== wip/zinc ==
// MAC
module MAC(
	clk,
	rst_n,
	in_valid,
	in_mode,
	in_act,
	in_wgt,
	out_act_idx,
	out_wgt_idx,
	out_idx,
    out_valid,
	out_data,
	out_finish
);
For scale: about 180 I/O pins.
clock: 8.33 ns
lec_check: 0
cap_margin: 20
core_margin: 2
core_utilization: 48
slew_margin: 20
run.sh (not shown) runs the stock make flow with config.mk's settings and CLKGATE_MAP_FILE=.
The inputs of wip/xenon differ from those of wip/zinc as listed below.
- CORE_UTILIZATION changed from 48 to 66
- the clock period (ns, I/O delays scaled along) changed from 8.33 to 6.88
--- outcome ---
Summary: with wip/zinc as the reference, die boundary height in wip/xenon moved down by more than 10%. Cell area after technology mapping came out exactly the same in wip/zinc and wip/xenon. Seen in the log of wip/xenon: GRT-0232 during 5_1_grt, after which the run never completed. Relative to wip/zinc, wip/xenon improves die size.
What wip/delta does differently from wip/xenon at the input level:
- MAX_ROUTING_LAYER newly set to met4
- GPL_TIMING_DRIVEN newly set to 1
- CORE_ASPECT_RATIO newly set to 0.73
- SETUP_SLACK_MARGIN newly set to -0.65
- CELL_PAD_IN_SITES_GLOBAL_PLACEMENT newly set to 0
- PLACE_DENSITY_LB_ADDON newly set to 0.0
- CAP_MARGIN changed from 20 to 25
- the clock period (ns, I/O delays scaled along) changed from 6.88 to 6.96
--- outcome ---
Standard-cell row count was higher in the run labelled wip/xenon.
In wip/delta the implementation ran to completion but is not tape-out ready, as the final checks report setup timing.
Taking wip/xenon as the reference, in wip/delta clock buffer count from CTS shows a reduction of about 8%; die span in x shows an increase of about 17%; area after synthesis shows no meaningful change.
wip/xenon and wip/delta ended up with nearly the same number of synthesized register bits.
The total die area was comparable across wip/xenon and wip/delta.
| cell area after placement | wip/delta vs wip/xenon | about 1.6% lower |
Relative to wip/delta, the following input files were edited for wip/garnet:
- changing CAP_MARGIN from 25 to 20
- removing CORE_ASPECT_RATIO (formerly 0.73)
- changing CORE_UTILIZATION from 66 to 48
- removing MAX_ROUTING_LAYER (formerly met4)
- removing PLACE_DENSITY_LB_ADDON (formerly 0.0)
- removing CELL_PAD_IN_SITES_GLOBAL_PLACEMENT (formerly 0)
- removing GPL_TIMING_DRIVEN (formerly 1)
- removing SETUP_SLACK_MARGIN (formerly -0.65)
- changing CORE_MARGIN from 2 to 5
- changing the clock period (ns, I/O delays scaled along) from 6.96 to 8.4
==> results <==
wip/garnet completed every stage of the flow, and the final layout passed the timing, DRC and antenna checks. Re die size: wip/delta and wip/garnet aren't equal, and the lower value belongs to wip/delta. Of the two values seen for highest metal layer used by the detailed router, met5 was produced by wip/garnet and met4 by wip/delta. Compared with wip/delta, wip/garnet shows total detailed-routing wirelength that has gone down by a few percent.
The following lists how wip/raven was set up differently from wip/garnet:
- SETUP_SLACK_MARGIN now 1.41, previously not set
- CORE_MARGIN now 2, was 5
- MAX_ROUTING_LAYER now met4, previously not set
- CORE_UTILIZATION now 66, was 48
- CTS_CLUSTER_SIZE now 37, previously not set
- CTS_CLUSTER_DIAMETER now 27, previously not set
--- outcome ---
- In wip/raven the implementation ran to completion but is not tape-out ready, as the final checks report setup timing.
- Per the comparison of wip/raven with wip/garnet, final cycle utilization of the critical path rose 7.3 points, wire length on met2 fell about 2.6%, multi-input combinational cell count about even, total setup buffers inserted after CTS rose 97, critical path depth rose about 3.6%.
- NOTE net count of the finished layout wip/garnet->wip/raven increased slightly

========
Setup of run A:
The RTL this note starts from:
==> flow/design.v <==
module MAC(
	clk,
	rst_n,
	in_valid,
	in_mode,
	in_act,
	in_wgt,
	out_act_idx,
	out_wgt_idx,
	out_idx,
    out_valid,
	out_data,
	out_finish
);
input clk, rst_n, in_valid, in_mode;
input [0:7][3:0] in_act;
input [0:8][3:0] in_wgt;
output logic [3:0] out_act_idx, out_wgt_idx, out_idx;
output logic out_valid, out_finish;
output logic [0:7][11:0] out_data;
logic cs, ns;
logic mode;
logic [3:0] cnt_reg, cnt, cnt_nxt;
logic [0:7][0:7][3:0] in;  
logic [0:9][0:9][3:0] act;  
logic [0:8][3:0] wgt;
logic [0:7][0:8][3:0] a;
logic [0:8][3:0] w;
logic [0:7][11:0] d;
logic [0:7][11:0] data;
logic [2:0] out_cnt;  
logic out_valid_nxt;
always @(*) begin
	case (cs)
	0: ns = (in_valid)? 1 : cs;
	1: ns = (out_finish)? 0 : cs;
	endcase
end
always @(posedge clk or negedge rst_n) begin
	if (~rst_n) begin
		cs <= 0;
	end else begin
		cs <= ns;
	end
end
always @(posedge clk or negedge rst_n) begin
	if (~rst_n) begin
		mode <= 0;
	end else if (in_valid) begin  
		mode <= in_mode;
	end	else begin  
		mode <= mode;
	end
end
assign out_act_idx = cnt;
assign out_wgt_idx = cnt + 1;
always @(*) begin
	if (in_valid) begin
		cnt_nxt = 0;
	end else if (cnt == 15) begin 
		cnt_nxt = 0;
	end else begin
		cnt_nxt = cnt + 1;
	end
end
always @(posedge clk or negedge rst_n) begin
	if (!rst_n) begin
		cnt <= 0;
		cnt_reg <= 0;
	end
	else begin
		cnt <= cnt_nxt;
		cnt_reg <= cnt;
	end
end
genvar i;
genvar j;
generate
	for (i = 0; i < 8; i = i + 1) begin  
		for (j = 0; j < 8; j = j + 1) begin  
			always @(posedge clk or negedge rst_n) begin
				if (~rst_n) begin
					in[i][j] <= 0;
				end else if (i == out_act_idx) begin  
					in[i][j] <= in_act[j];
				end else begin
					in[i][j] <= in[i][j];  
				end
			end
		end
	end
endgenerate
generate
	for(i = 0;i<10; i = i+1)begin
		assign act[0][i] = 0;
		assign act[9][i] = 0;
		assign act[i][0] = 0;
		assign act[i][9] = 0;
	end
	for (i = 1; i < 9; i = i + 1) begin
		for (j = 1; j < 9; j = j + 1) begin
			assign act[i][j] = in[i-1][j-1]; 
		end
	end
endgenerate
generate
	for (i = 0; i < 9; i = i + 1) begin  
		always @(posedge clk or negedge rst_n) begin  
			if (~rst_n) begin
				wgt[i] <= 0;
			end else begin
				wgt[i] <= in_wgt[i];
			end
		end
	end
endgenerate
always @(*) begin
	if (mode) begin  
		case (cnt - 2)  
		0:begin  
			for (integer n = 0; n < 8; n = n + 1) begin
				a[n][0] = act[0][n];
				a[n][1] = act[0][n + 1];
				a[n][2] = act[0][n + 2];
				a[n][3] = act[1][n];
				a[n][4] = act[1][n + 1];
				a[n][5] = act[1][n + 2];
				a[n][6] = act[2][n];
				a[n][7] = act[2][n + 1];
				a[n][8] = act[2][n + 2];
			end
		end
		1:begin  
			for (integer n = 0; n < 8; n = n + 1) begin
				a[n][0] = act[1][n];
				a[n][1] = act[1][n + 1];
				a[n][2] = act[1][n + 2];
				a[n][3] = act[2][n];
				a[n][4] = act[2][n + 1];
				a[n][5] = act[2][n + 2];
				a[n][6] = act[3][n];
				a[n][7] = act[3][n + 1];
				a[n][8] = act[3][n + 2];
			end
		end
		2:begin  
			for (integer n = 0; n < 8; n = n + 1) begin
				a[n][0] = act[2][n];
				a[n][1] = act[2][n + 1];
				a[n][2] = act[2][n + 2];
				a[n][3] = act[3][n];
				a[n][4] = act[3][n + 1];
				a[n][5] = act[3][n + 2];
				a[n][6] = act[4][n];
				a[n][7] = act[4][n + 1];
				a[n][8] = act[4][n + 2];
			end
		end
		3:begin  
			for (integer n = 0; n < 8; n = n + 1) begin
				a[n][0] = act[3][n];
				a[n][1] = act[3][n + 1];
				a[n][2] = act[3][n + 2];
				a[n][3] = act[4][n];
				a[n][4] = act[4][n + 1];
				a[n][5] = act[4][n + 2];
				a[n][6] = act[5][n];
				a[n][7] = act[5][n + 1];
				a[n][8] = act[5][n + 2];
			end
		end
		4:begin  
			for (integer n = 0; n < 8; n = n + 1) begin
				a[n][0] = act[4][n];
				a[n][1] = act[4][n + 1];
				a[n][2] = act[4][n + 2];
				a[n][3] = act[5][n];
				a[n][4] = act[5][n + 1];
				a[n][5] = act[5][n + 2];
				a[n][6] = act[6][n];
				a[n][7] = act[6][n + 1];
				a[n][8] = act[6][n + 2];
			end
		end
		5:begin  
			for (integer n = 0; n < 8; n = n + 1) begin
				a[n][0] = act[5][n];
				a[n][1] = act[5][n + 1];
				a[n][2] = act[5][n + 2];
				a[n][3] = act[6][n];
				a[n][4] = act[6][n + 1];
				a[n][5] = act[6][n + 2];
				a[n][6] = act[7][n];
				a[n][7] = act[7][n + 1];
				a[n][8] = act[7][n + 2];
			end
		end
		6:begin  
			for (integer n = 0; n < 8; n = n + 1) begin
				a[n][0] = act[6][n];
				a[n][1] = act[6][n + 1];
				a[n][2] = act[6][n + 2];
				a[n][3] = act[7][n];
				a[n][4] = act[7][n + 1];
				a[n][5] = act[7][n + 2];
				a[n][6] = act[8][n];
				a[n][7] = act[8][n + 1];
				a[n][8] = act[8][n + 2];
			end
		end
		7:begin  
			for (integer n = 0; n < 8; n = n + 1) begin
				a[n][0] = act[7][n];
				a[n][1] = act[7][n + 1];
				a[n][2] = act[7][n + 2];
				a[n][3] = act[8][n];
				a[n][4] = act[8][n + 1];
				a[n][5] = act[8][n + 2];
				a[n][6] = act[9][n];
				a[n][7] = act[9][n + 1];
				a[n][8] = act[9][n + 2];
			end
		end
		default:begin  
			for (integer n = 0; n < 8; n = n + 1) begin
				for (integer m = 0; m < 9; m = m + 1) begin
					a[n][m] = 0;
				end
			end
		end
		endcase
	end else begin  
		for (integer n = 0; n < 8; n = n + 1) begin
			for (integer m = 0; m < 9; m = m + 1) begin
				a[n][m] = act [n + 1][m + 1];
			end
		end
	end
end
generate
	for (i = 0; i < 9; i = i + 1) begin
		always @(*) begin
			w[i] = wgt[i];  
			if (~mode) begin  
				if (i == 8) begin
					w[i] = 0;
				end
			end
		end
	end
endgenerate
genvar n;
generate
	for (n = 0; n < 8; n = n + 1) begin  
		always @(*) begin
			data[n] =  a[n][0]*w[0] + a[n][1]*w[1] + a[n][2]*w[2] + a[n][3]*w[3] + a[n][4]*w[4] + a[n][5]*w[5] + a[n][6]*w[6] + a[n][7]*w[7] + a[n][8]*w[8];
		end
	end
endgenerate
generate
	for (i = 0; i < 8; i = i + 1) begin
		always @(posedge clk or negedge rst_n) begin
			if (~rst_n) begin  
				out_data[i] <= 0;
			end else begin  
				out_data[i] <= data[i];
			end
		end
	end
endgenerate
assign out_cnt = (mode)? (cnt - 2) : (cnt - 8);  
always @(*) begin
	out_valid_nxt = 0;
	if (in_valid) begin
		out_valid_nxt = 0;
	end else if (mode && cs) begin  
		out_valid_nxt = ((cnt >= 2) && (cnt <= 9));
	end else if (~mode && cs) begin  
		out_valid_nxt = ((cnt >= 8) && (cnt <= 15));
	end
end
always @(posedge clk or negedge rst_n) begin
	if (~rst_n) begin  
		out_valid <= 0;
	end else begin 
		out_valid <= out_valid_nxt;
	end 
end
always @(posedge clk or negedge rst_n) begin
	if (~rst_n) begin
		out_idx[2:0] <= 0;
	end else begin
		out_idx[2:0] <= out_cnt;  
	end
end
always @(posedge clk or negedge rst_n) begin
	if (~rst_n) begin
		out_idx[3] <= 0;
	end else begin
		out_idx[3] <= ~mode;  
	end
end
always @(posedge clk or negedge rst_n) begin
	if (~rst_n) begin
		out_finish <= 0;
	end else begin
		out_finish <= out_valid && (out_cnt == 7);  
	end
end
endmodule
Settings: LEC_CHECK=0, CAP_MARGIN=20, CORE_MARGIN=2, CORE_UTILIZATION=40, SLEW_MARGIN=20; clock period 8.33 ns.
diff inputs: run A => run B
- TNS_END_PERCENT now 10, previously not set
- CTS_CLUSTER_SIZE now 95, previously not set
- CTS_CLUSTER_DIAMETER now 382, previously not set
- ABC_AREA now 1, previously not set
- CORE_UTILIZATION now 72, was 40
- the clock period (ns, I/O delays scaled along) now 4.4, was 8.33
- Run B did not finish; the tool stopped in 5_1_grt with error GRT-0116.
- Changes observed in run B relative to run A: area of the die moved down; summed standard-cell area reported by yosys moved down; number of flops mapped to enable cells by yosys level.
- Delta (run B minus run A): detailed-placement wirelength estimate moved up; number of standard cells reported by yosys moved up; count of cell types in the netlist moved down; per-instance average area after synthesis moved down; xor/xnor share of the synthesized area level.
### run B -> run C
- changing CORE_UTILIZATION from 72 to 40
- removing CTS_CLUSTER_DIAMETER (formerly 382)
- removing TNS_END_PERCENT (formerly 10)
- removing CTS_CLUSTER_SIZE (formerly 95)
- removing ABC_AREA (formerly 1)
- changing the clock period (ns, I/O delays scaled along) from 4.4 to 8.4
--- outcome ---
- Relative to run B, the placed instance area measured on run C has decreased by a little under 10%.
- Run B has a higher initial standard-cell utilization of the core than run C.
- Post-synth area from yosys stat (lower): run B
- Run C: full flow OK, the timing, DRC and antenna checks passed
- When the final numbers for run B and run C were put side by side, the row count turned out to be smaller in run B.
- Run C vs run B: synthesized area up slightly
- The die used by run C is larger than the one used by run B.
Input changes introduced in run D (baseline for comparison: run C):
- CORE_UTILIZATION changed from 40 to 14
- the clock period (ns, I/O delays scaled along) changed from 8.4 to 10.6
Findings:
Run D vs. run C: area of the core went up by about 190%. Looking at die area across run C and run D, the one that comes out higher is run D. Delta (run D minus run C): area growth from synthesis to final layout now sits higher; total wire length after detailed routing now sits higher. A end point of the critical path of out_data[46] is what run C shows, while out_data[59] belongs to run D.
Input-level comparison between run E and run D:
- changing CORE_UTILIZATION from 14 to 66
- changing the clock period (ns, I/O delays scaled along) from 10.6 to 6.89
--- outcome ---
Run E did not finish; a tool error ended it in 5_1_grt. Run E -> run D: count of buffers from port buffering flat. Looking at run D and run E, the portion of the post-synthesis area used by sequential elements is a wash. Between run D and run E, the y dimension of the die is higher for run D. Summary of run E over run D: width of the die lost about 54%, TritonCTS buffer count picked up an extra about 2%, die size lost about 80%, post-synth area from yosys stat neither gained nor lost much. Summary: with run D as the reference, standard cell core area in run E moved down by more than half. There was hardly any difference in average instance area after synthesis between run E and run D.
